==> design/flow/design.v <==
module regfile(clock,raddr1,rout1,raddr2,rout2,wen,waddr,win);
    input clock;    
    input wen; 
    input [15:0] win;
    input [2:0] raddr1,raddr2;
    input [2:0] waddr;
    output [15:0] rout1,rout2;
    reg [15:0] ram[7:0];
    assign rout1 = ram[raddr1];
    assign rout2 = ram[raddr2];
    always @(posedge clock) 
    begin
        ram[0]<=16'b0;
        if (wen) 
        begin
            if(waddr!=0) ram[waddr]<= win;
        end
    end
endmodule
module fetch_module(clock,reset,brbus,inst,imem_addr,imem_data);
    input clock;
    input reset;
    input [17:0]brbus;
    output [11:0]imem_addr;  
    input [15:0]imem_data;   
    output [15:0]inst;  
    reg [15:0]inst;
    reg [15:0] pc;
    wire brbus_valid;  
    wire brbus_taken;  
    wire [15:0]brbus_offset;
    assign brbus_valid=brbus[17];
    assign brbus_taken=brbus[16];
    assign brbus_offset=brbus[15:0];
    wire [15:0]rom_out;
    assign imem_addr=pc[12:1];
    assign rom_out=imem_data;
    reg rom_en;
    always @(posedge clock) begin
        if(reset==1) begin
            rom_en<=0;
        end
        else begin
            rom_en<=1;
        end
    end
    always @(posedge clock) begin
        if(reset==1) begin
            pc<=0;
        end
        else if(brbus_taken==1) begin
            pc<=pc+brbus_offset;
        end
        else if(brbus_valid==1) begin
            pc<=pc+2;
        end
    end
    always @(posedge clock) begin
        if(reset==1) begin
            inst<=0;
        end
        else begin
            inst<=(rom_en==1)? rom_out:16'h0000;
        end
    end
endmodule  
module decode_module(clock,reset,inst,ex_dest,mem_dest,wb_dest,wbbus,brbus,idbus);
    input clock;
    input reset;
    input [15:0]inst;
    input [2:0] ex_dest,mem_dest,wb_dest;
    input [19:0]wbbus;
    output [55:0]idbus;
    reg [55:0] idbus;
    output [17:0]brbus;
    wire wbbus_valid;
    wire [2:0]wbbus_dest;
    wire [15:0]wbbus_value;
    reg idbus_valid;
    wire [3:0]idbus_op;
    wire [2:0]idbus_dest;
    wire [15:0]idbus_value1;
    wire [15:0]idbus_value2;
    wire [15:0]idbus_stvalue;
    reg brbus_valid;
    reg brbus_taken;
    reg [15:0]brbus_offset;
    assign wbbus_valid=wbbus[19];
    assign wbbus_dest=wbbus[18:16];
    assign wbbus_value=wbbus[15:0];
    reg [15:0] inst_save;
    reg inst_save_valid;
    always @(posedge clock) begin
        if(reset==1) begin
            inst_save<=0;
            inst_save_valid<=1'b0;
        end
        else begin
            if(brbus_valid==1) begin
                inst_save<=0;
                inst_save_valid<=1'b0;
            end
            else if(inst_save_valid==1'b0) begin
                inst_save<=inst;
                inst_save_valid<=1'b1;
            end
        end
    end
    reg [15:0] cur_inst;
    always @(*) begin
        if(inst_save_valid==0) begin
            cur_inst<=inst;
        end
        else begin
            cur_inst<=inst_save;
        end
    end
    reg [2:0]reg_rd_addr2;
    always @(*) begin
        if(cur_inst[15:12]==4'b1011) begin  
            reg_rd_addr2<=cur_inst[11:9];
        end
        else begin
            reg_rd_addr2<=cur_inst[5:3];
        end
    end
    regfile registers(.clock(clock),.raddr1(cur_inst[8:6]),.rout1(idbus_value1),.raddr2(reg_rd_addr2),
                .rout2(idbus_value2),.wen(wbbus_valid),.waddr(wbbus_dest),.win(wbbus_value));
    assign idbus_stvalue={{11{cur_inst[5]}},cur_inst[4:0]};
    assign idbus_op=cur_inst[15:12];
    assign idbus_dest=cur_inst[11:9];
    reg reset_over;
    always @(posedge clock) begin
        if(reset==1) begin
            reset_over<=0;
        end
        else begin
            reset_over<=1;
        end
    end
    always @(*) begin
        if(reset_over==1) begin
            brbus_valid<=1'b1;
        end
        else begin
            brbus_valid<=1'b0;
        end
        if((cur_inst[8:6]!=0)&&((cur_inst[8:6]==ex_dest)||(cur_inst[8:6]==mem_dest)||(cur_inst[8:6]==wb_dest))) begin
            brbus_valid<=1'b0;
        end
        if(cur_inst[15:14]!=4'b11) begin
            if((cur_inst[11:9]!=0)&&((cur_inst[11:9]==ex_dest)||(cur_inst[11:9]==mem_dest)||(cur_inst[11:9]==wb_dest))) begin
                brbus_valid<=1'b0;
            end
            if((cur_inst[15]==1'b0)||(cur_inst[15:12]==4'b1000)) begin
                if((cur_inst[5:3]!=0)&&((cur_inst[5:3]==ex_dest)||(cur_inst[5:3]==mem_dest)||(cur_inst[5:3]==wb_dest))) begin
                    brbus_valid<=1'b0;
                end
            end
        end
    end
    always @(*) begin
        brbus_taken<=1'b0;
        brbus_offset<=16'h0000;
        if(cur_inst[15:14]==2'b11) begin  
            if((cur_inst[8:6]==0)||((cur_inst[8:6]!=ex_dest)&&(cur_inst[8:6]!=mem_dest)&&(cur_inst[8:6]!=wb_dest))) begin
                case(cur_inst[10:9])
                    2'b00: begin  
                        if(idbus_value1==0) begin
                            brbus_taken<=1'b1;
                            brbus_offset<={{11{cur_inst[5]}},cur_inst[4:0]};
                        end
                    end
                    2'b01: begin  
                        if((idbus_value1[15]==0)&&(idbus_value1[14:0]!=0)) begin
                            brbus_taken<=1'b1;
                            brbus_offset<={{11{cur_inst[5]}},cur_inst[4:0]};
                        end
                    end
                    2'b10: begin  
                        if((idbus_value1[15]==1)||(idbus_value1==0)) begin
                            brbus_taken<=1'b1;
                            brbus_offset<={{11{cur_inst[5]}},cur_inst[4:0]};
                        end
                    end
                endcase
            end
        end
    end
    always @(posedge clock) begin
        if(reset==1) begin
            idbus_valid<=0;
        end
        else begin
            idbus_valid<=brbus_valid;
        end
    end
    assign brbus[17]=brbus_valid;
    assign brbus[16]=brbus_taken;
    assign brbus[15:0]=brbus_offset;
    always @(posedge clock) begin
        if(reset==1) begin
            idbus<=0;
        end
        else begin
            idbus[55]<=brbus_valid;
            idbus[54:51]<=idbus_op;
            idbus[50:48]<=idbus_dest;
            idbus[47:32]<=idbus_value1;
            idbus[31:16]<=idbus_value2;
            idbus[15:0]<=idbus_stvalue;
        end
    end
endmodule
module alu_module(clock,reset,idbus,exbus,ex_dest);
    input clock;
    input reset;
    input [55:0]idbus;
    output [39:0]exbus;
    reg [39:0]exbus;
    output [2:0]ex_dest;
    reg [2:0]ex_dest;
    wire idbus_valid;
    wire [3:0]idbus_op;
    wire [2:0]idbus_dest;
    wire [15:0]idbus_value1;
    wire [15:0]idbus_value2;
    wire [15:0]idbus_stvalue;
    reg exbus_valid;
    reg [3:0]exbus_op;
    reg [2:0]exbus_dest;
    reg [15:0]exbus_exresult;
    reg [15:0]exbus_stvalue;
    assign idbus_valid=idbus[55];
    assign idbus_op=idbus[54:51];
    assign idbus_dest=idbus[50:48];
    assign idbus_value1=idbus[47:32];
    assign idbus_value2=idbus[31:16];
    assign idbus_stvalue=idbus[15:0];
    always @(*) begin
        if(idbus_valid==1) begin
            ex_dest<=idbus_dest;
        end
        else begin
            ex_dest<=0;
        end
    end
    always @(*) begin
        exbus_valid<=0;
        exbus_op<=0;
        exbus_dest<=0;
        exbus_exresult<=16'h0000;
        exbus_stvalue<=16'h0000;
        if(idbus_valid==1'b1) begin
            exbus_valid<=1;
            exbus_op<=idbus_op;
            exbus_dest<=idbus_dest;
            case(idbus_op)
                4'b0001: begin  
                    exbus_exresult<=idbus_value1+idbus_value2;
                end
                4'b0010: begin  
                    exbus_exresult<=idbus_value1-idbus_value2;
                end
                4'b0011: begin  
                    exbus_exresult<=idbus_value1&idbus_value2;
                end
                4'b0100: begin  
                    exbus_exresult<=idbus_value1|idbus_value2;
                end
                4'b0101: begin  
                    exbus_exresult<=~idbus_value1;
                end
                4'b0110: begin  
                    exbus_exresult<=idbus_value1<<idbus_value2[3:0];
                end
                4'b0111: begin  
                    exbus_exresult<=(~(16'hffff>>idbus_value2[3:0]))|(idbus_value1>>idbus_value2[3:0]);
                end
                4'b1000: begin  
                    exbus_exresult<=idbus_value1>>idbus_value2[3:0];
                end
                4'b1001: begin  
                    exbus_exresult<=idbus_value1+idbus_stvalue;
                end
                4'b1010: begin  
                    exbus_exresult<=idbus_value1+idbus_stvalue;
                end
                4'b1011: begin  
                    exbus_exresult<=idbus_value1+idbus_stvalue;
                    exbus_stvalue<=idbus_value2;
                end
            endcase
        end
    end
    always @(posedge clock) begin
        if(reset==1) begin
            exbus<=0;
        end
        else begin
            exbus[39]<=exbus_valid;
            exbus[38:35]<=exbus_op;
            exbus[34:32]<=exbus_dest;
            exbus[31:16]<=exbus_exresult;
            exbus[15:0]<=exbus_stvalue;
        end
    end
endmodule 
module mem_module(clock,reset,exbus,membus,mem_dest,dmem_addr,dmem_we,dmem_wdata,dmem_rdata);
    input clock;
    input reset;
    output [11:0]dmem_addr;   
    output dmem_we;           
    output [15:0]dmem_wdata;  
    input [15:0]dmem_rdata;   
    input [39:0]exbus;
    output [39:0]membus;
    reg [39:0] membus;
    output [2:0]mem_dest;
    reg [2:0]mem_dest;
    wire exbus_valid;
    wire [3:0]exbus_op;
    wire [2:0]exbus_dest;
    wire [15:0]exbus_exresult;
    wire [15:0]exbus_stvalue;
    wire membus_valid;
    wire [3:0]membus_op;
    wire [2:0]membus_dest;
    wire [15:0]membus_exresult;
    wire [15:0]membus_memresult;
    assign exbus_valid=exbus[39];
    assign exbus_op=exbus[38:35];
    assign exbus_dest=exbus[34:32];
    assign exbus_exresult=exbus[31:16];
    assign exbus_stvalue=exbus[15:0];
    always @(*) begin
        if(exbus_valid==1) begin
            mem_dest<=exbus_dest;
        end
        else begin
            mem_dest<=0;
        end
end
    reg rd_wr;  
    always @(*) begin
        rd_wr<=0;
        if(exbus_op==4'b1011) begin  
            rd_wr<=1;
        end
    end
    assign membus_valid=exbus_valid;
    assign membus_op=exbus_op;
    assign membus_dest=exbus_dest;
    assign membus_exresult=exbus_exresult;
    assign dmem_addr=exbus_exresult[11:0];
    assign dmem_we=rd_wr;
    assign dmem_wdata=exbus_stvalue;
    assign membus_memresult=dmem_rdata;
    always @(posedge clock) begin
        if(reset==1) begin
            membus<=0;
        end
        else begin
            membus[39]<=membus_valid;
            membus[38:35]<=membus_op;
            membus[34:32]<=membus_dest;
            membus[31:16]<=membus_exresult;
            membus[15:0]<=membus_memresult;
        end
    end
endmodule 
module wb_module(clock,reset,membus,wbbus,wb_dest);
    input clock;
    input reset;
    input [39:0]membus;
    output [19:0]wbbus;
    reg [19:0]wbbus;
    output [2:0]wb_dest;
    reg [2:0]wb_dest;
    wire membus_valid;
    wire [3:0]membus_op;
    wire [2:0]membus_dest;
    wire [15:0]membus_exresult;
    wire [15:0]membus_memresult;
    reg wbbus_valid;
    reg [2:0]wbbus_dest;
    reg [15:0]wbbus_value;
    assign membus_valid=membus[39];
    assign membus_op=membus[38:35];
    assign membus_dest=membus[34:32];
    assign membus_exresult=membus[31:16];
    assign membus_memresult=membus[15:0];
    always @(*) begin
        if(membus_valid==1) begin
            wb_dest<=membus_dest;
        end
        else begin
            wb_dest<=0;
        end
    end
    always @(*) begin
        wbbus_valid<=0;
        wbbus_dest<=0;
        wbbus_value<=0;
        if(membus_valid==1) begin
            if((membus_op[3]==1'b0)||((membus_op[3:2]==2'b10)&&(membus_op[1:0]!=2'b11))) begin
                wbbus_valid<=1;
                wbbus_dest<=membus_dest;
                wbbus_value<=(membus_op[3:1]==3'b101)? membus_memresult:membus_exresult;
            end
        end
    end
    always @(*) begin
        wbbus[19]<=wbbus_valid;
        wbbus[18:16]<=wbbus_dest;
        wbbus[15:0]<=wbbus_value;
    end
endmodule
module cpu(clock,reset,imem_addr,imem_data,dmem_addr,dmem_we,dmem_wdata,dmem_rdata);
    input clock;
    input reset;
    output [11:0]imem_addr;
    input [15:0]imem_data;
    output [11:0]dmem_addr;
    output dmem_we;
    output [15:0]dmem_wdata;
    input [15:0]dmem_rdata;
    wire [17:0]brbus;
    wire [15:0]inst;
    wire [2:0] ex_dest,mem_dest,wb_dest;
    wire [19:0]wbbus;
    wire [55:0]idbus;
    wire [39:0]exbus;
    wire [39:0]membus;
    fetch_module fetch(.clock(clock),.reset(reset),.brbus(brbus),.inst(inst),.imem_addr(imem_addr),.imem_data(imem_data));
    decode_module decode(.clock(clock),.reset(reset),.inst(inst),.ex_dest(ex_dest),.mem_dest(mem_dest),
                        .wb_dest(wb_dest),.wbbus(wbbus),.brbus(brbus),.idbus(idbus));
    alu_module alu(.clock(clock),.reset(reset),.idbus(idbus),.exbus(exbus),.ex_dest(ex_dest));
    mem_module mem(.clock(clock),.reset(reset),.exbus(exbus),.membus(membus),.mem_dest(mem_dest),
                   .dmem_addr(dmem_addr),.dmem_we(dmem_we),.dmem_wdata(dmem_wdata),.dmem_rdata(dmem_rdata));
    wb_module wb(.clock(clock),.reset(reset),.membus(membus),.wbbus(wbbus),.wb_dest(wb_dest));
endmodule
==> design/flow/run.sh <==
#!/bin/bash
# the make line also repeats each setting of config.mk as NAME=value (left out here)
make -C /OpenROAD-flow-scripts/flow DESIGN_CONFIG=/design/flow/config.mk WORK_HOME=/design/flow/orfs CLKGATE_MAP_FILE= finish
==> design/flow/config.mk <==
export PLATFORM = sky130hd
export DESIGN_NAME = cpu
export DESIGN_NICKNAME = cpu
export VERILOG_FILES = /design/flow/design.v
export SDC_FILE = /design/flow/constraint.sdc
export NUM_CORES = 4
export LEC_CHECK = 0
export ABC_AREA = 1
export CAP_MARGIN = 20
export CORE_MARGIN = 2
export CORE_UTILIZATION = 71
export PLACE_DENSITY = 0.78
export SLEW_MARGIN = 20
==> design/flow/constraint.sdc <==
create_clock -name core_clock -period 4.48 [get_ports {clock}]
set_input_delay 0.8960 -clock core_clock [delete_from_list [all_inputs] [get_ports {clock}]]
set_output_delay 0.8960 -clock core_clock [all_outputs]
set_load 0.01 [all_outputs]
==> out/metrics.cfg, run 1 <==
[worst_hold_path]
hp-start=alu.exbus[31]
whs_endpoint=mem.membus[31]
min_path_type=reg2reg
hold_depth=2

[route]
top_layer_used=met5
met3RoutedLength_mm=8.081
drt-wirelength-per-cell_um=22.22
met1Wirelength_mm=19.35
insertedDiodeCount=0
ant_nets=0
drt_wl_total_mm=55.95
num_vias=16600
drt_first_iter_violations=2846
detailedRoute.firstPassIterationCount=14
vias_per_cell=6.593
met2_wirelength_mm=24.15
drc=0

[worst_setup_path]
crit_path_start=decode.inst_save_valid
critical_path.n_buffers_inverters=4
worst_setup_path_end_kind=flip-flop
worst-setup-path-type=reg2reg
timing.critical_path.mode_cell=nand2_1
timing.critical_path.slowest_stage_cell=fa_1
critPathCapture=fetch.pc[6]
worstPathMaxFanout=33
regToRegStartpoint=decode.inst_save_valid
reg2reg_depth=26
timing.critical_path.arrival_ps=5050
total_stage_count_of_the_critical_path=26
critPathLaunchType=flip-flop
crit-reg2reg-capture=fetch.pc[6]
r2r_setup_slk_ps=-60
cp_slowest_stage_delay_ps=440
worstPathRequired_ps=5000
cpLargestDelayFamily=simple AND/OR/NAND/NOR gates

[logic_synthesis]
ys_seq_share_pct=43.57
synthTopCellsByArea=dfxtp_1 23%, edfxtp_1 21%, nand2_1 11%
synth-simple-area-share_pct=25.29
synth_top_cell_by_area=dfxtp_1
adder_share_pct=2.685
post_synth.cell_area_avg_um2=7.507
synth_async_sr_flop_share_pct=0
yosys_cells=2185
synthesis.area_um2=16400
syn-instance-count=2185
mux_area_share_pct=0.4272
synth.top_cells.by_count=462 x nand2_1, 287 x inv_1, 237 x nor2_1, 189 x dfxtp_1, 158 x nand3_1
post_synth_num_cell_types=57
netlist.top_cell.by_instances=nand2_1
synth-warning-count=6
ys.flops=301
area_share_top_type_pct=23.07
aoi_share_pct=14.01
post_synth_main_logic_family=simple AND/OR/NAND/NOR gates
synth.cellmix.xorXnorShare_pct=2.670
yosys-stat-area_um2=16400
edf_count=112
ff_type=dfxtp_1

[global_route]
grt_overflow=0
grt_first_pass_wirelength_mm=84.55
grt_max_degree=85
grt_pass1_vias=15650
groute.usage.overall_pct=44.60
antenna_found_initial=1

[placed_design]
place_congestion=1.069
dp.final_hpwl_mm=35.26
port_buffers=74

[pwr]
clockNetworkPower_w=0.00275
powerDensity_nw_per_um2=384.6
vdd_ir_drop_max_mv=0.4722
cellLeakagePower_nw=7.960
maxPowerGroup=sequential cells
switchingPower_w=0.002122
design_power_total_w=0.007047
comb_cell_power_w=0.00128
cellInternalPower_w=0.004925
power_frac_clock_pct=39.0
proportion_of_power_drawn_by_combinational_gates_pct=18.2
pwr-share-seq_pct=42.8
power_switching_share_pct=30.11
power.sequential.total_w=0.00302

[final_timing]
setup-violations-final=1
fmax_mhz=220.5
rsz0062_at_grt=true
worst_slew_margin_rel_pct=33.04
finalCritPeriodShare_pct=101.2
timing.clock.skew_ps=24.65
slew_violations=0
timing.final.ws_setup_ps=-55.16
worstMarginPinSlew_ps=1002
final_hold_viol_count=0
period_minus_slack_ps=4535

[die]
fp-row-count=55
coreArea_um2=22640
fp.dieH_um=156.0
floorplan.die_area_um2=24330
num_io_pins=75
initial_core_util_pct=72.45
x_dimension_of_the_die_um=156.0

[job]
drv_cap=0
count_of_tool_warnings=31

[clock_network]
post-cts-setup-buffer-count=0
holdBufCountCts=0
tritoncts_num_sinks=301
insertion_delay_ps=580
cts_tree=yes
cts.path.max_buffers=3
cts_htree_levels=1
path_clk_slew_ps=70
cts_resized=2
ctsRootBufferMaster=clkbuf_16
clock_buffers_created_by_tritoncts=29

[cells_and_area]
layout.filler_cells=1268
multiInputGateArea_um2=7497
fin_util_pct=80.92
final_nets=2278
seqCellArea_um2=7147
area_growth_syn_to_layout_pct=11.70

[status]
failed_layout_checks=setup timing
status=failed layout checks

==> stage by stage <==
| stage | cells | setup WS [ps] | cell area [um^2] | hold WS [ps] | TNS (ps) |
|---|---|---|---|---|---|
| 2_1_floorplan | 2200 | 1003 | 16460 | 388.3 | 0 |
| 3_3_place_gp | 2464 | 372.8 | 17200 | 397.1 | 0 |
| 3_5_place_dp | 2464 | 142.8 | 17200 | 409.9 | 0 |
| 4_1_cts | 2518 | 108.7 | 18290 | 429.1 | 0 |
| 5_1_grt | 2518 | -219.2 | 18320 | 449.3 | -546.4 |
| 6_report | 2518 | -55.16 | 18320 | 421.9 | -55.16 |
==> layer usage <==
metal	vias to the layer above	global-route usage (%)
li1	7169	-
met1	7410	56.67
met2	1587	69.91
met3	434	10.97
met4	2	25.29
met5	-	0
==> area by class of cell <==
cell class | instances | area share (%)
sequential | 301 | 39.01
inverter | 293 | 6.003
clock buffer | 40 | 4.924
multi-input combinational | 1465 | 40.92
tap | 285 | 1.946
timing repair buffer | 120 | 6.228
clock inverter | 14 | 0.9697
==> run 2, diff against run 1 <==
- ABC_AREA: 1 -> unset
- CORE_UTILIZATION: 71 -> 72
- CTS_CLUSTER_DIAMETER: unset -> 204
- PLACE_DENSITY: 0.78 -> unset
- clock period: 4.48 -> 4.7 ns (I/O delays scaled with it)
==> out/metrics.cfg, run 2 <==
[status]
status=failed layout checks
failed_layout_checks=setup timing

[clock_network]
path_clk_slew_ps=70
tritoncts_num_sinks=301
cts.path.max_buffers=3
insertion_delay_ps=580
clock_buffers_created_by_tritoncts=30
ctsRootBufferMaster=clkbuf_16
cts_tree=yes
cts_htree_levels=1

[logic_synthesis]
synth.cellmix.xorXnorShare_pct=2.893
mux_area_share_pct=12.15
ff_type=dfxtp_1
synth_async_sr_flop_share_pct=0
post_synth_num_cell_types=76
aoi_share_pct=15.54
yosys-stat-area_um2=15750
post_synth_main_logic_family=simple AND/OR/NAND/NOR gates
synth_top_cell_by_area=dfxtp_1
synth-warning-count=6
area_share_top_type_pct=24.03
post_synth.cell_area_avg_um2=9.921
ys_seq_share_pct=45.39
synthTopCellsByArea=dfxtp_1 24%, edfxtp_1 21%, mux4_2 6.2%
yosys_cells=1587
synthesis.area_um2=15750
synth.top_cells.by_count=196 x nor2_1, 189 x dfxtp_1, 112 x edfxtp_1, 107 x a21oi_1, 106 x nand2_1
edf_count=112
netlist.top_cell.by_instances=nor2_1
ys.flops=301
syn-instance-count=1587
adder_share_pct=2.797
synth-simple-area-share_pct=16.05

[worst_hold_path]
whs_endpoint=mem.membus[28]
min_path_type=reg2reg
hold_depth=1
hp-start=alu.exbus[28]

[global_route]
grt_pass1_vias=13520
grt_max_degree=84
grt_overflow=0
antenna_found_initial=1
groute.usage.overall_pct=43.19
grt_first_pass_wirelength_mm=77.36

[final_timing]
period_minus_slack_ps=5441
final_hold_viol_count=0
rsz0062_at_grt=true
timing.final.ws_setup_ps=-740.7
fin_tns_setup_ps=-2855
final.hold.worst_slack_ps=453.5
worst_slew_margin_rel_pct=21.98
fmax_mhz=183.8
slew_violations=0
worstMarginPinSlew_ps=1170
finalCritPeriodShare_pct=115.8
setup-violations-final=7
timing.clock.skew_ps=36.60

[worst_setup_path]
reg2reg_depth=21
cp_slowest_stage_delay_ps=550
timing.critical_path.slowest_stage_cell=mux4_2
worstPathMaxFanout=7
total_stage_count_of_the_critical_path=21
worst_setup_path_end_kind=flip-flop
cpLargestDelayFamily=AND-OR/OR-AND gates
critPathLaunchType=flip-flop
critical_path.n_buffers_inverters=4
r2r_setup_slk_ps=-740
critPathCapture=fetch.pc[12]
crit_path_start=decode.inst_save_valid
crit-reg2reg-capture=fetch.pc[12]
regToRegStartpoint=decode.inst_save_valid
worst-setup-path-type=reg2reg
timing.critical_path.arrival_ps=5930
series_of_cell_instances_along_the_critical_path=mux2_4, buf_12, mux4_2, mux2i_4, nand4_1, nor4_4, buf_4, mux2i_4, and2_4, buf_6, buf_4, nor2_1, ha_1, o21a_1, and2_4, o41ai_4, o21ai_2, o41ai_2, xor2_1, a211o_1, o211ai_2
worstPathRequired_ps=5190

[cells_and_area]
area_growth_syn_to_layout_pct=18.73
final_nets=1765

[pwr]
proportion_of_power_drawn_by_combinational_gates_pct=15.5
comb_cell_power_w=0.000980
power_frac_clock_pct=39.3
power_switching_share_pct=27.91
cellInternalPower_w=0.004547
pwr-share-seq_pct=45.2
maxPowerGroup=sequential cells
power.sequential.total_w=0.00285
powerDensity_nw_per_um2=337.4
cellLeakagePower_nw=7.171
clockNetworkPower_w=0.00248
switchingPower_w=0.001760
design_power_total_w=0.006307
vdd_ir_drop_max_mv=0.4369

[route]
vias_per_cell=7.250
ant_nets=0
drt_first_iter_violations=2349
drt_wl_total_mm=55.12
drt-wirelength-per-cell_um=27.50
num_vias=14530
detailedRoute.firstPassIterationCount=6
drc=0

[placed_design]
port_buffers=74
place_ws_ps=-470.5
dp.final_hpwl_mm=32.74
place_congestion=1.029

[die]
x_dimension_of_the_die_um=151.9
coreArea_um2=21620
fp-row-count=54
initial_core_util_pct=72.82
fp.dieH_um=151.9
num_io_pins=75
floorplan.die_area_um2=23070

[job]
count_of_tool_warnings=34
drv_cap=0

-- run 2: final cells by class --
type / count / area [um^2]
inverters: 24 / 90.09
flip-flops and latches: 301 / 7151
clock buffers: 46 / 943.4
diodes: 3 / 7.507
repair buffers: 199 / 1869
well taps: 280 / 350.3
fillers: 1045 / 2927
multi-input cells: 1141 / 8212
clock inverters: 10 / 71.32
-- run 2: per-layer routing --
metal  part of all wire [%]  vias to the layer above  global-route usage [%]
li1                       -                     5973                       -
met1                     33                     6738                   55.43
met2                     44                     1427                   66.97
met3                     14                      392                   9.755
met4                    8.8                        0                   27.15
met5                      0                        -                       0
-- run 2: what timing repair did --
item | in CTS | in global routing
hold buffers | 0 | 0
resized | 30 | 28
setup buffers | 5 | 9
pin swaps | 14 | 26
gates cloned | 1 | 1
setup endpoints to repair | 7 | 10
-- run 2: per-stage QoR --
step | instances | utilization, % | area (um^2)
finish | 2004 | 86.46 | 18690
global route | 2001 | 86.43 | 18690
CTS | 1987 | 84.97 | 18370
detailed placement | 1925 | 79.44 | 17180
global placement | 1925 | 79.44 | 17180
floorplan | 1602 | - | 15850
==> run 3, diff against run 2 <==
- ABC_AREA: unset -> 1
- CAP_MARGIN: 20 -> 25
- CELL_PAD_IN_SITES_DETAIL_PLACEMENT: unset -> 0
- CORE_UTILIZATION: 72 -> 68
- CTS_CLUSTER_DIAMETER: 204 -> 31
- CTS_CLUSTER_SIZE: unset -> 90
- GPL_ROUTABILITY_DRIVEN: unset -> 1
- GPL_TIMING_DRIVEN: unset -> 1
- HOLD_SLACK_MARGIN: unset -> 0.18
- TNS_END_PERCENT: unset -> 55
- clock period: 4.7 -> 4.21 ns (I/O delays scaled with it)
==> out/metrics.cfg, run 3 <==
[status]
status=failed layout checks
failed_layout_checks=setup timing

[global_route]
grt_max_degree=82
grt_overflow=0
grt_pass1_vias=16460
antenna_found_initial=0
groute.usage.overall_pct=44.94
grt_first_pass_wirelength_mm=89.81

[route]
drc=0
num_vias=17520
drt_first_iter_violations=3609
drt-wirelength-per-cell_um=24.14
ant_nets=0
vias_per_cell=6.702
detailedRoute.firstPassIterationCount=19
drt_wl_total_mm=63.10

[worst_hold_path]
hp-start=alu.exbus[30]
whs_endpoint=mem.membus[30]
hold_depth=2
min_path_type=reg2reg

[pwr]
power_frac_clock_pct=46.6
comb_cell_power_w=0.00148
power_switching_share_pct=31.31
powerDensity_nw_per_um2=457.0
design_power_total_w=0.008802
pwr-share-seq_pct=36.6
maxPowerGroup=the clock network
clockNetworkPower_w=0.00410
power.sequential.total_w=0.00322
vdd_ir_drop_max_mv=0.4307
proportion_of_power_drawn_by_combinational_gates_pct=16.8
switchingPower_w=0.002756
cellInternalPower_w=0.006046
cellLeakagePower_nw=8.400

[worst_setup_path]
total_stage_count_of_the_critical_path=27
r2r_setup_slk_ps=-660
crit_path_start=decode.inst_save_valid
timing.critical_path.arrival_ps=5360
crit-reg2reg-capture=fetch.pc[11]
worst_setup_path_end_kind=flip-flop
timing.critical_path.slowest_stage_cell=o21ai_0
critical_path.n_buffers_inverters=4
worstPathMaxFanout=14
cpLargestDelayFamily=simple AND/OR/NAND/NOR gates
critPathLaunchType=flip-flop
worst-setup-path-type=reg2reg
timing.critical_path.mode_cell=nand2_1
worstPathRequired_ps=4700
critPathCapture=fetch.pc[11]
cp_slowest_stage_delay_ps=490
reg2reg_depth=27
regToRegStartpoint=decode.inst_save_valid

[logic_synthesis]
mux_area_share_pct=0.4272
synth_async_sr_flop_share_pct=0
ys.flops=301
ff_type=dfxtp_1
post_synth_num_cell_types=57
synth-simple-area-share_pct=25.29
synthesis.area_um2=16400
yosys-stat-area_um2=16400
edf_count=112
synth-warning-count=6
synthTopCellsByArea=dfxtp_1 23%, edfxtp_1 21%, nand2_1 11%
area_share_top_type_pct=23.07
synth.top_cells.by_count=462 x nand2_1, 287 x inv_1, 237 x nor2_1, 189 x dfxtp_1, 158 x nand3_1
syn-instance-count=2185
synth_top_cell_by_area=dfxtp_1
netlist.top_cell.by_instances=nand2_1
post_synth.cell_area_avg_um2=7.507
ys_seq_share_pct=43.57
yosys_cells=2185
post_synth_main_logic_family=simple AND/OR/NAND/NOR gates
aoi_share_pct=14.01
synth.cellmix.xorXnorShare_pct=2.670
adder_share_pct=2.685

[final_timing]
timing.final.ws_setup_ps=-657.1
slew_violations=0
finalCritPeriodShare_pct=115.6
final.hold.worst_slack_ps=433.6
setup-violations-final=8
fmax_mhz=205.5
fin_tns_setup_ps=-2559
worst_slew_margin_rel_pct=27.46
period_minus_slack_ps=4867
final_hold_viol_count=0
worstMarginPinSlew_ps=1087
timing.clock.skew_ps=32.12

[clock_network]
clock_buffers_created_by_tritoncts=47
cts_htree_levels=2
tritoncts_num_sinks=301
cts_tree=yes
holdBufCountCts=0
insertion_delay_ps=570
path_clk_slew_ps=60
cts.path.max_buffers=3
ctsRootBufferMaster=clkbuf_16

[cells_and_area]
area_growth_syn_to_layout_pct=17.42
fin_cells=2614
final_nets=2324

[die]
num_io_pins=75
x_dimension_of_the_die_um=159.3
initial_core_util_pct=69.67
floorplan.die_area_um2=25380
fp.dieH_um=159.3
coreArea_um2=23540
fp-row-count=56

[placed_design]
place_inst=2516
dp.final_hpwl_mm=35.98
port_buffers=74
place_ws_ps=-24.24
place_congestion=1.008

[job]
drv_cap=0
count_of_tool_warnings=30

run 3: cell type report:
type | count | area, um^2
inverters | 293 | 1105
clock buffers | 53 | 1271
fillers | 1318 | 4283
flip-flops and latches | 301 | 7151
repair buffers | 148 | 1400
clock inverters | 34 | 417.9
multi-input cells | 1465 | 7513
well taps | 319 | 399.1
diodes | 1 | 2.502
run 3: routing by layer:
layer | wire [um] | up-vias | GRT usage (%) | part of all wire [%]
met2 | 26530 | 1908 | 69.76 | 42
li1 | - | 7285 | - | -
met1 | 21090 | 7720 | 57.88 | 33
met4 | 5852 | 0 | 27.98 | 9.3
met3 | 9625 | 607 | 9.247 | 15
met5 | 0 | - | 0 | 0
run 3: timing repair:
action                                  in CTS  in global routing
resized                                      5                 13
endpoints found under the setup margin       8                 10
gates cloned                                 0                  2
setup buffers                                2                  5
pin swaps                                    1                  3
run 3: stage by stage:
| step | utilization, % | instance area [um^2] |
|---|---|---|
| 5_1_grt | 81.80 | 19260 |
| 4_1_cts | 81.12 | 19100 |
| 3_3_place_gp | 73.82 | 17380 |
| 3_5_place_dp | 73.82 | 17380 |
| 2_1_floorplan | - | 16460 |
| 6_report | 81.81 | 19260 |
==> run 4, diff against run 3 <==
- ABC_AREA: 1 -> unset
- CAP_MARGIN: 25 -> 20
- CELL_PAD_IN_SITES_DETAIL_PLACEMENT: 0 -> unset
- CORE_UTILIZATION: 68 -> 40
- CTS_CLUSTER_DIAMETER: 31 -> unset
- CTS_CLUSTER_SIZE: 90 -> unset
- GPL_ROUTABILITY_DRIVEN: 1 -> unset
- GPL_TIMING_DRIVEN: 1 -> unset
- HOLD_SLACK_MARGIN: 0.18 -> unset
- SETUP_SLACK_MARGIN: unset -> 0.64
- TNS_END_PERCENT: 55 -> unset
- clock period: 4.21 -> 7.2 ns (I/O delays scaled with it)
==> out/metrics.cfg, run 4 <==
[status]
status=timing/DRC/antenna clean

[worst_setup_path]
timing.critical_path.arrival_ps=6540
critPathCapture=fetch.pc[12]
critPathLaunchType=flip-flop
worst_setup_path_end_kind=flip-flop
timing.critical_path.slowest_stage_cell=dfxtp_2
worstPathMaxFanout=22
worstPathRequired_ps=7680
r2r_setup_slk_ps=1140
worst-setup-path-type=reg2reg
cp_slowest_stage_delay_ps=510
total_stage_count_of_the_critical_path=23
cpLargestDelayFamily=AND-OR/OR-AND gates
regToRegStartpoint=decode.inst_save_valid
reg2reg_depth=23
critical_path.n_buffers_inverters=3
crit-reg2reg-capture=fetch.pc[12]
crit_path_start=decode.inst_save_valid
series_of_cell_instances_along_the_critical_path=buf_6, mux2i_1, nand2_4, o22ai_1, a21oi_1, nand4_1, nor4_2, mux2i_1, buf_4, and2_1, buf_4, nor2_1, ha_1, fa_1, a21oi_1, o21ai_0, and2_1, o41ai_2, o21ai_0, o41ai_1, xor2_1, a211o_1, o211ai_2

[worst_hold_path]
hold_depth=1
hp-start=alu.exbus[29]
min_path_type=reg2reg
whs_endpoint=mem.membus[29]

[pwr]
switchingPower_w=0.001105
pwr-share-seq_pct=44.0
proportion_of_power_drawn_by_combinational_gates_pct=12.9
cellLeakagePower_nw=6.650
power.sequential.total_w=0.00186
power_switching_share_pct=26.15
maxPowerGroup=sequential cells
vdd_ir_drop_max_mv=0.1221
power_frac_clock_pct=43.1
cellInternalPower_w=0.003121
clockNetworkPower_w=0.00182
powerDensity_nw_per_um2=234.8
comb_cell_power_w=0.000543

[global_route]
antenna_found_initial=0
groute.usage.overall_pct=21.88
grt_pass1_vias=11840
grt_overflow=0
grt_first_pass_wirelength_mm=69.51
grt_max_degree=72

[clock_network]
cts.path.max_buffers=3
path_clk_slew_ps=60
post-cts-setup-buffer-count=0
cts_tree=yes
ctsRootBufferMaster=clkbuf_16
insertion_delay_ps=540
tritoncts_num_sinks=301
clock_buffers_created_by_tritoncts=34
cts_htree_levels=2

[logic_synthesis]
post_synth_num_cell_types=76
aoi_share_pct=15.54
synth_top_cell_by_area=dfxtp_1
synth.cellmix.xorXnorShare_pct=2.893
ff_type=dfxtp_1
synthesis.area_um2=15750
post_synth_main_logic_family=simple AND/OR/NAND/NOR gates
edf_count=112
mux_area_share_pct=12.15
synth.top_cells.by_count=196 x nor2_1, 189 x dfxtp_1, 112 x edfxtp_1, 107 x a21oi_1, 106 x nand2_1
synth-simple-area-share_pct=16.05
yosys-stat-area_um2=15750
post_synth.cell_area_avg_um2=9.921
synthTopCellsByArea=dfxtp_1 24%, edfxtp_1 21%, mux4_2 6.2%
syn-instance-count=1587
netlist.top_cell.by_instances=nor2_1
area_share_top_type_pct=24.03
yosys_cells=1587
ys.flops=301
ys_seq_share_pct=45.39
adder_share_pct=2.797
synth-warning-count=6
synth_async_sr_flop_share_pct=0

[final_timing]
setup-violations-final=0
fin_tns_setup_ps=0
timing.clock.skew_ps=20.64
final_hold_viol_count=0
worst_slew_margin_rel_pct=26.94
rsz0062_at_grt=false
finalCritPeriodShare_pct=84.23
slew_violations=0
fmax_mhz=164.9
period_minus_slack_ps=6064
worstMarginPinSlew_ps=1092

[route]
insertedDiodeCount=0
drt_wl_total_mm=45.59
ant_nets=0
drc=0
vias_per_cell=5.731
drt-wirelength-per-cell_um=21.23
num_vias=12300
drt_first_iter_violations=1120
detailedRoute.firstPassIterationCount=7

[die]
x_dimension_of_the_die_um=202.4
floorplan.die_area_um2=40970
fp-row-count=72
initial_core_util_pct=40.65
coreArea_um2=38740
num_io_pins=75
fp.dieH_um=202.4

[job]
count_of_tool_warnings=28
drv_cap=0

[placed_design]
total_cell_area_at_the_placement_stage_um2=16750
port_buffers=74
place_congestion=0.9271
dp.final_hpwl_mm=32.35

[cells_and_area]
area_growth_syn_to_layout_pct=14.30
seqCellArea_um2=7151
final_nets=1671
design_area_um2=18000
layout.filler_cells=3663
multiInputGateArea_um2=7979

==> run 4: final cells by class <==
type	count	area share [%]
clock buffer	44	5.367
clock inverter	18	1.258
inverter	24	0.5006
multi-input combinational	1142	44.33
sequential	301	39.73
tap	518	3.601
timing repair buffer	100	5.207
==> run 4: layer usage <==
| metal | global-route usage [%] | wire length [um] | part of all wire, % |
|---|---|---|---|
| met1 | 29.12 | 19440 | 43 |
| met2 | 35.90 | 21650 | 47 |
| met5 | 0 | 0 | 0 |
| met3 | 3.692 | 3050 | 6.7 |
| met4 | 7.925 | 1445 | 3.2 |
==> run 4: repair_timing <==
action	CTS	global route
hold buffers	0	0
setup endpoints to repair	1	3
hold endpoints to repair	0	0
resized	2	7
gates cloned	0	1
==> run 4: through the flow <==
| stage | setup slack [ps] | power [W] | util [%] | hold WS, ps | instances |
|---|---|---|---|---|---|
| floorplan | 2042 | 0.002259 | - | 413.8 | 1602 |
| global placement | 732.9 | 0.002418 | 43.25 | 433.9 | 2084 |
| finish | 1136 | 0.004226 | 46.46 | 452.6 | 2147 |
| detailed placement | 601.0 | 0.002422 | 43.25 | 425.5 | 2084 |
| CTS | 745.6 | 0.004258 | 46.36 | 454.1 | 2146 |
| global route | 695.4 | 0.004388 | 46.46 | 468.1 | 2147 |
==> run 5, diff against run 4 <==
- ABC_AREA: unset -> 1
- CAP_MARGIN: 20 -> 10
- CELL_PAD_IN_SITES_DETAIL_PLACEMENT: unset -> 0
- CORE_UTILIZATION: 40 -> 68
- CTS_CLUSTER_SIZE: unset -> 90
- GPL_ROUTABILITY_DRIVEN: unset -> 1
- GPL_TIMING_DRIVEN: unset -> 1
- PLACE_DENSITY_LB_ADDON: unset -> 0.29
- SETUP_SLACK_MARGIN: 0.64 -> 0.7
- TNS_END_PERCENT: unset -> 55
- clock period: 7.2 -> 5.3 ns (I/O delays scaled with it)
==> out/metrics.cfg, run 5 <==
[die]
x_dimension_of_the_die_um=159.3
initial_core_util_pct=69.67
fp-row-count=56
fp.dieH_um=159.3
floorplan.die_area_um2=25380
coreArea_um2=23540
num_io_pins=75

[cells_and_area]
layout.filler_cells=1506
final_nets=2276
fin_cells=2551
area_growth_syn_to_layout_pct=11.46

[clock_network]
path_clk_slew_ps=70
cts_htree_levels=1
clock_buffers_created_by_tritoncts=31
cts.path.max_buffers=3
insertion_delay_ps=570
cts_tree=yes
holdBufCountCts=0
tritoncts_num_sinks=301
ctsRootBufferMaster=clkbuf_16

[pwr]
cellLeakagePower_nw=7.902
clockNetworkPower_w=0.00221
proportion_of_power_drawn_by_combinational_gates_pct=18.2
power.sequential.total_w=0.00256
pwr-share-seq_pct=43.9
comb_cell_power_w=0.00106
switchingPower_w=0.001763
cellInternalPower_w=0.004080
power_frac_clock_pct=37.9
maxPowerGroup=sequential cells
power_switching_share_pct=30.17
vdd_ir_drop_max_mv=0.3956
powerDensity_nw_per_um2=319.6

[logic_synthesis]
ys.flops=301
area_share_top_type_pct=23.07
syn-instance-count=2185
synth_async_sr_flop_share_pct=0
synth-warning-count=6
post_synth_num_cell_types=57
ys_seq_share_pct=43.57
post_synth_main_logic_family=simple AND/OR/NAND/NOR gates
post_synth.cell_area_avg_um2=7.507
yosys_cells=2185
synth.top_cells.by_count=462 x nand2_1, 287 x inv_1, 237 x nor2_1, 189 x dfxtp_1, 158 x nand3_1
synthesis.area_um2=16400
ff_type=dfxtp_1
aoi_share_pct=14.01
synthTopCellsByArea=dfxtp_1 23%, edfxtp_1 21%, nand2_1 11%
edf_count=112
synth.cellmix.xorXnorShare_pct=2.670
adder_share_pct=2.685
netlist.top_cell.by_instances=nand2_1
synth-simple-area-share_pct=25.29
synth_top_cell_by_area=dfxtp_1
yosys-stat-area_um2=16400
mux_area_share_pct=0.4272

[placed_design]
place_congestion=0.9856
port_buffers=74
place_ws_ps=570.5
place_inst=2487
dp.final_hpwl_mm=35.42

[worst_setup_path]
cp_slowest_stage_delay_ps=430
timing.critical_path.mode_cell=nand2_1
timing.critical_path.slowest_stage_cell=dfxtp_2
regToRegStartpoint=decode.inst_save_valid
worstPathMaxFanout=29
worstPathRequired_ps=5820
critPathLaunchType=flip-flop
crit-reg2reg-capture=fetch.pc[6]
critPathCapture=fetch.pc[6]
crit_path_start=decode.inst_save_valid
cpLargestDelayFamily=simple AND/OR/NAND/NOR gates
timing.critical_path.arrival_ps=5080
total_stage_count_of_the_critical_path=26
r2r_setup_slk_ps=740
worst-setup-path-type=reg2reg
critical_path.n_buffers_inverters=3
worst_setup_path_end_kind=flip-flop
reg2reg_depth=26

[global_route]
grt_pass1_vias=15620
grt_overflow=0
grt_max_degree=129
antenna_found_initial=0
grt_first_pass_wirelength_mm=84.01
groute.usage.overall_pct=41.85

[final_timing]
worstMarginPinSlew_ps=913.1
period_minus_slack_ps=4557
rsz0062_at_grt=true
timing.final.ws_setup_ps=742.5
timing.clock.skew_ps=16.66
final_hold_viol_count=0
setup-violations-final=0
finalCritPeriodShare_pct=85.99
final.hold.worst_slack_ps=408.1
fin_tns_setup_ps=0
fmax_mhz=219.4
slew_violations=0
worst_slew_margin_rel_pct=39.12

[route]
insertedDiodeCount=0
drt_wl_total_mm=55.08
drt_first_iter_violations=2483
num_vias=16250
drt-wirelength-per-cell_um=21.59
ant_nets=0
vias_per_cell=6.370
drc=0
detailedRoute.firstPassIterationCount=8

[job]
drv_cap=0
count_of_tool_warnings=32

[worst_hold_path]
whs_endpoint=mem.membus[30]
hp-start=alu.exbus[30]
hold_depth=2
min_path_type=reg2reg

[status]
status=timing/DRC/antenna clean

[run 5: layout make-up]
class,instances,area (um^2),area share [%]
repair buffers,115,1096,5.995
multi-input cells,1466,7511,41.09
clock inverters,17,186.4,1.020
clock buffers,40,840.8,4.599
well taps,319,399.1,2.183
inverters,293,1100,6.016
flip-flops and latches,301,7148,39.10
[run 5: timing repair]
action | in CTS | in global routing
buffers inserted | 0 | 5
cloned | 1 | 1
setup endpoints to repair | 7 | 10
pin swaps | 1 | 1
gates resized | 4 | 7
[run 5: per-stage QoR]
stage	power (W)	utilization [%]	instance area [um^2]
4_1_cts	0.005750	77.25	18190
5_1_grt	0.005999	77.65	18280
2_1_floorplan	0.003275	-	16460
3_5_place_dp	0.003591	72.77	17130
6_report	0.005843	77.65	18280
3_3_place_gp	0.003574	72.77	17130
[run 5: per-layer routing]
layer | up-vias | wire [um] | track usage [%]
li1 | 7174 | - | -
met1 | 7293 | 19550 | 54.57
met2 | 1456 | 24160 | 66.17
met3 | 326 | 7856 | 8.492
met4 | 0 | 3504 | 22.19
met5 | - | 0 | 0
==> run 6, diff against run 5 <==
- CORE_UTILIZATION: 68 -> 70
- CTS_CLUSTER_SIZE: 90 -> 20
- HOLD_SLACK_MARGIN: unset -> 0.18
- SETUP_SLACK_MARGIN: 0.7 -> unset
- clock period: 5.3 -> 4.9 ns (I/O delays scaled with it)
==> out/metrics.cfg, run 6 <==
[status]
status=timing/DRC/antenna clean

[worst_setup_path]
timing.critical_path.arrival_ps=5010
cpLargestDelayFamily=simple AND/OR/NAND/NOR gates
crit_path_start=decode.inst_save_valid
worst-setup-path-type=reg2reg
total_stage_count_of_the_critical_path=26
worstPathMaxFanout=35
timing.critical_path.mode_cell=nand2_1
timing.critical_path.slowest_stage_cell=fa_1
critPathLaunchType=flip-flop
r2r_setup_slk_ps=390
worst_setup_path_end_kind=flip-flop
regToRegStartpoint=decode.inst_save_valid
critical_path.n_buffers_inverters=4
critPathCapture=fetch.pc[6]
crit-reg2reg-capture=fetch.pc[6]
worstPathRequired_ps=5400
reg2reg_depth=26
cp_slowest_stage_delay_ps=450

[logic_synthesis]
area_share_top_type_pct=23.07
ff_type=dfxtp_1
post_synth_main_logic_family=simple AND/OR/NAND/NOR gates
synth.cellmix.xorXnorShare_pct=2.670
post_synth_num_cell_types=57
post_synth.cell_area_avg_um2=7.507
yosys_cells=2185
synthesis.area_um2=16400
edf_count=112
synth.top_cells.by_count=462 x nand2_1, 287 x inv_1, 237 x nor2_1, 189 x dfxtp_1, 158 x nand3_1
synth-warning-count=6
ys_seq_share_pct=43.57
synthTopCellsByArea=dfxtp_1 23%, edfxtp_1 21%, nand2_1 11%
adder_share_pct=2.685
netlist.top_cell.by_instances=nand2_1
ys.flops=301
mux_area_share_pct=0.4272
yosys-stat-area_um2=16400
aoi_share_pct=14.01
synth-simple-area-share_pct=25.29
synth_async_sr_flop_share_pct=0
synth_top_cell_by_area=dfxtp_1
syn-instance-count=2185

[route]
drt_wl_total_mm=53.72
drt_first_iter_violations=2376
insertedDiodeCount=0
drc=0
ant_nets=0
num_vias=15890
detailedRoute.firstPassIterationCount=10
drt-wirelength-per-cell_um=21.09
vias_per_cell=6.237

[pwr]
pwr-share-seq_pct=43.3
powerDensity_nw_per_um2=348.5
clockNetworkPower_w=0.00248
comb_cell_power_w=0.00114
power.sequential.total_w=0.00276
switchingPower_w=0.001864
power_frac_clock_pct=38.8
vdd_ir_drop_max_mv=0.3502
proportion_of_power_drawn_by_combinational_gates_pct=17.9
cellLeakagePower_nw=7.917
maxPowerGroup=sequential cells
cellInternalPower_w=0.004511
power_switching_share_pct=29.24

[die]
coreArea_um2=23260
num_io_pins=75
fp.dieH_um=157.1
x_dimension_of_the_die_um=157.1
fp-row-count=56
initial_core_util_pct=70.51
floorplan.die_area_um2=24670

[global_route]
grt_overflow=0
grt_pass1_vias=15250
antenna_found_initial=0
grt_max_degree=75
groute.usage.overall_pct=43.17
grt_first_pass_wirelength_mm=82.01

[clock_network]
tritoncts_num_sinks=301
path_clk_slew_ps=60
post-cts-setup-buffer-count=0
clock_buffers_created_by_tritoncts=30
insertion_delay_ps=570
cts_htree_levels=1
cts_tree=yes
cts.path.max_buffers=3
ctsRootBufferMaster=clkbuf_16

[worst_hold_path]
min_path_type=reg2reg
hp-start=alu.exbus[29]
whs_endpoint=mem.membus[29]
hold_depth=2

[final_timing]
rsz0062_at_grt=false
final_hold_viol_count=0
final.hold.worst_slack_ps=424.8
setup-violations-final=0
finalCritPeriodShare_pct=92.01
timing.clock.skew_ps=20.44
worstMarginPinSlew_ps=1061
fin_tns_setup_ps=0
worst_slew_margin_rel_pct=28.99
slew_violations=0
fmax_mhz=221.8
period_minus_slack_ps=4508

[placed_design]
port_buffers=74
place_congestion=0.9866
dp.final_hpwl_mm=35.31

[cells_and_area]
final_nets=2272
area_growth_syn_to_layout_pct=11.52

[job]
count_of_tool_warnings=28
drv_cap=0

## run 6: cell type report
type	instances	area [um^2]
repair buffers	113	1049
clock buffers	46	968.4
inverters	293	1102
flip-flops and latches	301	7147
clock inverters	10	125.1
fillers	1564	4971
multi-input cells	1465	7501
well taps	319	399.1
## run 6: repair_timing
action / CTS / global route
hold endpoints to repair: 0 / 0
resized: 0 / 6
hold buffers: 0 / 0
setup endpoints to repair: 0 / 4
## run 6: layer usage
layer | share of wire, % | vias to the layer above | global-route usage [%]
li1 | - | 7158 | -
met1 | 36 | 7135 | 55.53
met2 | 45 | 1300 | 69.24
met3 | 13 | 293 | 9.141
met4 | 6.1 | 0 | 21.90
met5 | 0 | - | 0
## run 6: stage by stage
stage / util, % / total power (W) / cell area [um^2] / setup WS [ps] / std cells
3_3_place_gp: 73.78 / 0.003854 / 17160 / 669.3 / 2491
3_5_place_dp: 73.80 / 0.003872 / 17170 / 473.2 / 2491
6_report: 78.63 / 0.006375 / 18290 / 391.5 / 2547
2_1_floorplan: - / 0.003542 / 16460 / 1423 / 2200
5_1_grt: 78.63 / 0.006563 / 18290 / 44.95 / 2547
4_1_cts: 78.50 / 0.006304 / 18260 / 319.9 / 2547
==> run 7, diff against run 6 <==
- ABC_AREA: 1 -> unset
- CAP_MARGIN: 10 -> 20
- CELL_PAD_IN_SITES_DETAIL_PLACEMENT: 0 -> unset
- CORE_UTILIZATION: 70 -> 72
- CTS_CLUSTER_DIAMETER: unset -> 90
- CTS_CLUSTER_SIZE: 20 -> unset
- GPL_ROUTABILITY_DRIVEN: 1 -> unset
- GPL_TIMING_DRIVEN: 1 -> unset
- HOLD_SLACK_MARGIN: 0.18 -> unset
- PLACE_DENSITY_LB_ADDON: 0.29 -> 0.27
- TNS_END_PERCENT: 55 -> 5
- clock period: 4.9 -> 6.34 ns (I/O delays scaled with it)
==> out/metrics.cfg, run 7 <==
[status]
status=timing/DRC/antenna clean

[clock_network]
cts_resized=0
cts_tree=yes
cts_htree_levels=1
holdBufCountCts=0
insertion_delay_ps=570
path_clk_slew_ps=70
clock_buffers_created_by_tritoncts=30
post-cts-setup-buffer-count=0
tritoncts_num_sinks=301
cts.path.max_buffers=3
ctsRootBufferMaster=clkbuf_16

[route]
num_vias=13160
vias_per_cell=6.871
insertedDiodeCount=0
drt_first_iter_violations=1832
drt_wl_total_mm=46.29
drt-wirelength-per-cell_um=24.16
ant_nets=0
drc=0
detailedRoute.firstPassIterationCount=6

[worst_setup_path]
critPathLaunchType=flip-flop
critical_path.n_buffers_inverters=2
worst_setup_path_end_kind=flip-flop
cpLargestDelayFamily=AND-OR/OR-AND gates
timing.critical_path.arrival_ps=6320
worstPathRequired_ps=6850
worst-setup-path-type=reg2reg
r2r_setup_slk_ps=530
timing.critical_path.slowest_stage_cell=mux2_2
crit_path_start=decode.inst_save_valid
worstPathMaxFanout=21
crit-reg2reg-capture=fetch.pc[12]
cp_slowest_stage_delay_ps=520
series_of_cell_instances_along_the_critical_path=buf_4, mux2_2, mux4_2, mux2i_1, nand4_1, nor4_2, mux2i_1, and2_2, buf_4, nor2_1, fa_1, a21oi_1, o21ai_0, and2_1, o41ai_2, o21ai_0, o41ai_1, xor2_1, a211o_1, o211ai_2
critPathCapture=fetch.pc[12]
reg2reg_depth=20
total_stage_count_of_the_critical_path=20
regToRegStartpoint=decode.inst_save_valid

[pwr]
vdd_ir_drop_max_mv=0.3108
comb_cell_power_w=0.000633
proportion_of_power_drawn_by_combinational_gates_pct=14.2
maxPowerGroup=sequential cells
power.sequential.total_w=0.00211
pwr-share-seq_pct=47.1
cellLeakagePower_nw=6.588
power_switching_share_pct=27.43
switchingPower_w=0.001226
power_frac_clock_pct=38.7
powerDensity_nw_per_um2=255.0
cellInternalPower_w=0.003244
clockNetworkPower_w=0.00173

[global_route]
grt_max_degree=85
grt_overflow=0
antenna_found_initial=0
groute.usage.overall_pct=39.15
grt_pass1_vias=12530
grt_first_pass_wirelength_mm=71.48

[logic_synthesis]
synth-simple-area-share_pct=16.05
edf_count=112
synth-warning-count=6
post_synth_num_cell_types=76
ys_seq_share_pct=45.39
netlist.top_cell.by_instances=nor2_1
yosys-stat-area_um2=15750
area_share_top_type_pct=24.03
ff_type=dfxtp_1
post_synth.cell_area_avg_um2=9.921
synthesis.area_um2=15750
mux_area_share_pct=12.15
adder_share_pct=2.797
synth.cellmix.xorXnorShare_pct=2.893
synthTopCellsByArea=dfxtp_1 24%, edfxtp_1 21%, mux4_2 6.2%
aoi_share_pct=15.54
yosys_cells=1587
ys.flops=301
syn-instance-count=1587
synth_top_cell_by_area=dfxtp_1
synth_async_sr_flop_share_pct=0
post_synth_main_logic_family=simple AND/OR/NAND/NOR gates
synth.top_cells.by_count=196 x nor2_1, 189 x dfxtp_1, 112 x edfxtp_1, 107 x a21oi_1, 106 x nand2_1

[final_timing]
final.hold.worst_slack_ps=441.4
timing.clock.skew_ps=19.05
rsz0062_at_grt=false
setup-violations-final=0
final_hold_viol_count=0
finalCritPeriodShare_pct=91.69
slew_violations=0
worst_slew_margin_rel_pct=26.09
worstMarginPinSlew_ps=1108
fin_tns_setup_ps=0
period_minus_slack_ps=5813
fmax_mhz=172.0

[placed_design]
place_congestion=0.9887
port_buffers=74
dp.final_hpwl_mm=31.42

[worst_hold_path]
whs_endpoint=mem.membus[29]
hold_depth=1
hp-start=alu.exbus[29]
min_path_type=reg2reg

[die]
fp.dieH_um=151.9
coreArea_um2=21620
initial_core_util_pct=72.82
fp-row-count=54
num_io_pins=75
x_dimension_of_the_die_um=151.9
floorplan.die_area_um2=23070

[cells_and_area]
area_growth_syn_to_layout_pct=11.32
layout.filler_cells=1290
final_nets=1681

[job]
count_of_tool_warnings=28
drv_cap=0

[run 7: stage by stage]
step | power (W) | std cells | setup slack [ps] | cell area, um^2 | utilization [%]
finish | 0.004471 | 1916 | 527.0 | 17530 | 81.07
CTS | 0.004440 | 1916 | 296.9 | 17520 | 81.01
global route | 0.004584 | 1916 | 184.8 | 17530 | 81.07
floorplan | 0.002566 | 1602 | 1182 | 15800 | -
detailed placement | 0.002749 | 1861 | 393.6 | 16560 | 76.60
global placement | 0.002735 | 1861 | 596.0 | 16560 | 76.60
[run 7: per-layer routing]
| metal | up-vias | part of all wire [%] | track usage, % |
|---|---|---|---|
| li1 | 5797 | - | - |
| met1 | 6149 | 37 | 53.52 |
| met2 | 1022 | 46 | 62.85 |
| met3 | 196 | 13 | 6.874 |
| met4 | 0 | 4.8 | 15.44 |
| met5 | - | 0 | 0 |
[run 7: layout make-up]
cell class                      instances  area (um^2)  share of cell area (%)
Clock buffer                           38        812.0                   4.633
Clock inverter                         17        142.6                  0.8138
Inverter                               24        90.09                  0.5140
Multi-Input combinational cell       1141         7928                   45.23
Sequential cell                       301         7147                   40.77
Tap cell                              280        350.3                   1.999
Timing Repair Buffer                  115         1059                   6.039
==> run 8, diff against run 7 <==
- ABC_AREA: unset -> 1
- CAP_MARGIN: 20 -> 0
- CORE_ASPECT_RATIO: unset -> 0.5
- CTS_CLUSTER_DIAMETER: 90 -> 397
- CTS_CLUSTER_SIZE: unset -> 95
- HOLD_SLACK_MARGIN: unset -> -0.09
- PLACE_DENSITY: unset -> 0.37
- PLACE_DENSITY_LB_ADDON: 0.27 -> unset
- SETUP_SLACK_MARGIN: unset -> 1.04
- clock period: 6.34 -> 3.56 ns (I/O delays scaled with it)
==> out/metrics.cfg, run 8 <==
[status]
status=stopped before the end
failed_stage=5_1_grt

[logic_synthesis]
edf_count=112
netlist.top_cell.by_instances=nand2_1
synth.top_cells.by_count=462 x nand2_1, 287 x inv_1, 237 x nor2_1, 189 x dfxtp_1, 158 x nand3_1
synthesis.area_um2=16400
ys_seq_share_pct=43.57
synth.cellmix.xorXnorShare_pct=2.670
synth_async_sr_flop_share_pct=0
yosys-stat-area_um2=16400
mux_area_share_pct=0.4272
ff_type=dfxtp_1
ys.flops=301
post_synth.cell_area_avg_um2=7.507
synth-simple-area-share_pct=25.29
yosys_cells=2185
synth_top_cell_by_area=dfxtp_1
post_synth_main_logic_family=simple AND/OR/NAND/NOR gates
aoi_share_pct=14.01
syn-instance-count=2185
synthTopCellsByArea=dfxtp_1 23%, edfxtp_1 21%, nand2_1 11%
adder_share_pct=2.685
synth-warning-count=6
post_synth_num_cell_types=57
area_share_top_type_pct=23.07

[clock_network]
holdBufCountCts=0
tritoncts_num_sinks=301
clock_buffers_created_by_tritoncts=7
cts.path.max_buffers=3
ctsRootBufferMaster=clkbuf_16
cts_htree_levels=1

[die]
fp-row-count=38
x_dimension_of_the_die_um=217.5
num_io_pins=75
floorplan.die_area_um2=24080
fp.dieH_um=110.7
coreArea_um2=22010
initial_core_util_pct=74.51

[placed_design]
port_buffers=74
place_ws_ps=-148.1
dp.final_hpwl_mm=37.46
place_congestion=1.044

-- run 8: through the flow --
step                area (um^2)  instances
floorplan                 16640       2200
detailed placement        17830       2528
CTS                       18750       2557
global placement          17830       2528
-- run 8: what timing repair did --
item / 4_1_cts
cloned: 6
pin swaps: 78
resized: 119
endpoints found under the setup margin: 45
setup buffers: 14
==> run 9, diff against run 8 <==
- CAP_MARGIN: 0 -> 10
- CELL_PAD_IN_SITES_DETAIL_PLACEMENT: unset -> 0
- CORE_ASPECT_RATIO: 0.5 -> 1.14
- CORE_UTILIZATION: 72 -> 70
- CTS_CLUSTER_DIAMETER: 397 -> 200
- CTS_CLUSTER_SIZE: 95 -> 90
- GPL_ROUTABILITY_DRIVEN: unset -> 1
- GPL_TIMING_DRIVEN: unset -> 1
- HOLD_SLACK_MARGIN: -0.09 -> unset
- PLACE_DENSITY: 0.37 -> unset
- PLACE_DENSITY_LB_ADDON: unset -> 0.29
- SETUP_SLACK_MARGIN: 1.04 -> 0.54
- TNS_END_PERCENT: 5 -> 55
- clock period: 3.56 -> 4.06 ns (I/O delays scaled with it)
==> out/metrics.cfg, run 9 <==
[status]
status=stopped before the end
failed_stage=5_1_grt
error=[ERROR GRT-0232] Routing congestion too high. Check the congestion heatmap in the GUI.

[logic_synthesis]
synth-warning-count=6
edf_count=112
synth.cellmix.xorXnorShare_pct=2.670
adder_share_pct=2.685
yosys-stat-area_um2=16400
synthesis.area_um2=16400
mux_area_share_pct=0.4272
netlist.top_cell.by_instances=nand2_1
post_synth_num_cell_types=57
synth_async_sr_flop_share_pct=0
synth.top_cells.by_count=462 x nand2_1, 287 x inv_1, 237 x nor2_1, 189 x dfxtp_1, 158 x nand3_1
aoi_share_pct=14.01
ys.flops=301
syn-instance-count=2185
ff_type=dfxtp_1
ys_seq_share_pct=43.57
yosys_cells=2185
post_synth.cell_area_avg_um2=7.507
synth-simple-area-share_pct=25.29
synthTopCellsByArea=dfxtp_1 23%, edfxtp_1 21%, nand2_1 11%
area_share_top_type_pct=23.07
post_synth_main_logic_family=simple AND/OR/NAND/NOR gates
synth_top_cell_by_area=dfxtp_1

[die]
floorplan.die_area_um2=24670
initial_core_util_pct=71.44
fp-row-count=59
coreArea_um2=22960
num_io_pins=75
fp.dieH_um=167.4
x_dimension_of_the_die_um=147.4

[placed_design]
place_ws_ps=4.809
port_buffers=74
dp.final_hpwl_mm=36.60
place_congestion=1.121
total_cell_area_at_the_placement_stage_um2=17520

[clock_network]
tritoncts_num_sinks=301
clock_buffers_created_by_tritoncts=7
cts_htree_levels=1
ctsRootBufferMaster=clkbuf_16
cts.path.max_buffers=3

[global_route]
grt_overflow=5
groute.usage.overall_pct=72.26

## run 9: what timing repair did
| action | in CTS |
|---|---|
| buffers inserted | 49 |
| pin swaps | 42 |
| hold buffers | 0 |
| endpoints found under the setup margin | 11 |
| gates resized | 82 |
| gates cloned | 8 |
## run 9: through the flow
| step | util, % | hold WS (ps) | total power [W] | instances |
|---|---|---|---|---|
| after floorplan | - | 388.3 | 0.004275 | 2200 |
| after global placement | 76.25 | 410.7 | 0.004727 | 2518 |
| after detailed placement | 76.32 | 413.3 | 0.004761 | 2519 |
| after CTS | 81.49 | 440.4 | 0.006012 | 2585 |
## run 9: layer usage
layer / GRT overflow / track usage, %
met5: 0 / 24.80
met3: 0 / 55.20
met1: 0 / 73.17
met4: 3 / 70.61
met2: 2 / 89.58
==> run 10, diff against run 9 <==
- CAP_MARGIN: 10 -> 0
- CELL_PAD_IN_SITES_DETAIL_PLACEMENT: 0 -> unset
- CORE_ASPECT_RATIO: 1.14 -> unset
- CORE_UTILIZATION: 70 -> 72
- CTS_CLUSTER_DIAMETER: 200 -> unset
- CTS_CLUSTER_SIZE: 90 -> unset
- GPL_ROUTABILITY_DRIVEN: 1 -> unset
- GPL_TIMING_DRIVEN: 1 -> unset
- PLACE_DENSITY_LB_ADDON: 0.29 -> 0.27
- SETUP_SLACK_MARGIN: 0.54 -> 1.22
- TNS_END_PERCENT: 55 -> unset
- clock period: 4.06 -> 4.19 ns (I/O delays scaled with it)
==> out/metrics.cfg, run 10 <==
[global_route]
groute.usage.overall_pct=97.70
grt_overflow=1107

[placed_design]
place_inst=2470
dp.final_hpwl_mm=37.99
port_buffers=74
place_congestion=1.025
total_cell_area_at_the_placement_stage_um2=17410

[logic_synthesis]
aoi_share_pct=14.01
yosys-stat-area_um2=16400
yosys_cells=2185
ys_seq_share_pct=43.57
synth-warning-count=6
adder_share_pct=2.685
syn-instance-count=2185
synth.top_cells.by_count=462 x nand2_1, 287 x inv_1, 237 x nor2_1, 189 x dfxtp_1, 158 x nand3_1
ys.flops=301
edf_count=112
synth_async_sr_flop_share_pct=0
post_synth_main_logic_family=simple AND/OR/NAND/NOR gates
synthesis.area_um2=16400
synth.cellmix.xorXnorShare_pct=2.670
mux_area_share_pct=0.4272
netlist.top_cell.by_instances=nand2_1
post_synth.cell_area_avg_um2=7.507
synth-simple-area-share_pct=25.29
post_synth_num_cell_types=57
ff_type=dfxtp_1
area_share_top_type_pct=23.07
synthTopCellsByArea=dfxtp_1 23%, edfxtp_1 21%, nand2_1 11%
synth_top_cell_by_area=dfxtp_1

[status]
failed_stage=5_1_grt
status=stopped before the end
error=[ERROR GRT-0232] Routing congestion too high. Check the congestion heatmap in the GUI.

[clock_network]
holdBufCountCts=0
cts_htree_levels=1
cts.path.max_buffers=3
tritoncts_num_sinks=301
ctsRootBufferMaster=clkbuf_16
clock_buffers_created_by_tritoncts=29

[die]
coreArea_um2=22500
fp-row-count=55
num_io_pins=75
x_dimension_of_the_die_um=154.9
initial_core_util_pct=72.89
floorplan.die_area_um2=24000
fp.dieH_um=154.9

==> run 10: repair_timing <==
item	4_1_cts
setup buffers	105
cloned	12
gates resized	188
pin swaps	85
setup endpoints to repair	57
==> run 10: stage by stage <==
| stage | total power, W | setup WS, ps |
|---|---|---|
| 3_3_place_gp | 0.004558 | 278.7 |
| 3_5_place_dp | 0.004598 | 80.72 |
| 2_1_floorplan | 0.004181 | 970.2 |
| 4_1_cts | 0.007527 | 548.9 |
==> run 10: routing by layer <==
metal,global-route usage (%),overflow
met3,85.01,59
met2,111.0,614
met5,70.39,14
met1,91.82,55
met4,110.1,365
Power figures rest on the tool's default switching activity, not on a simulated workload.
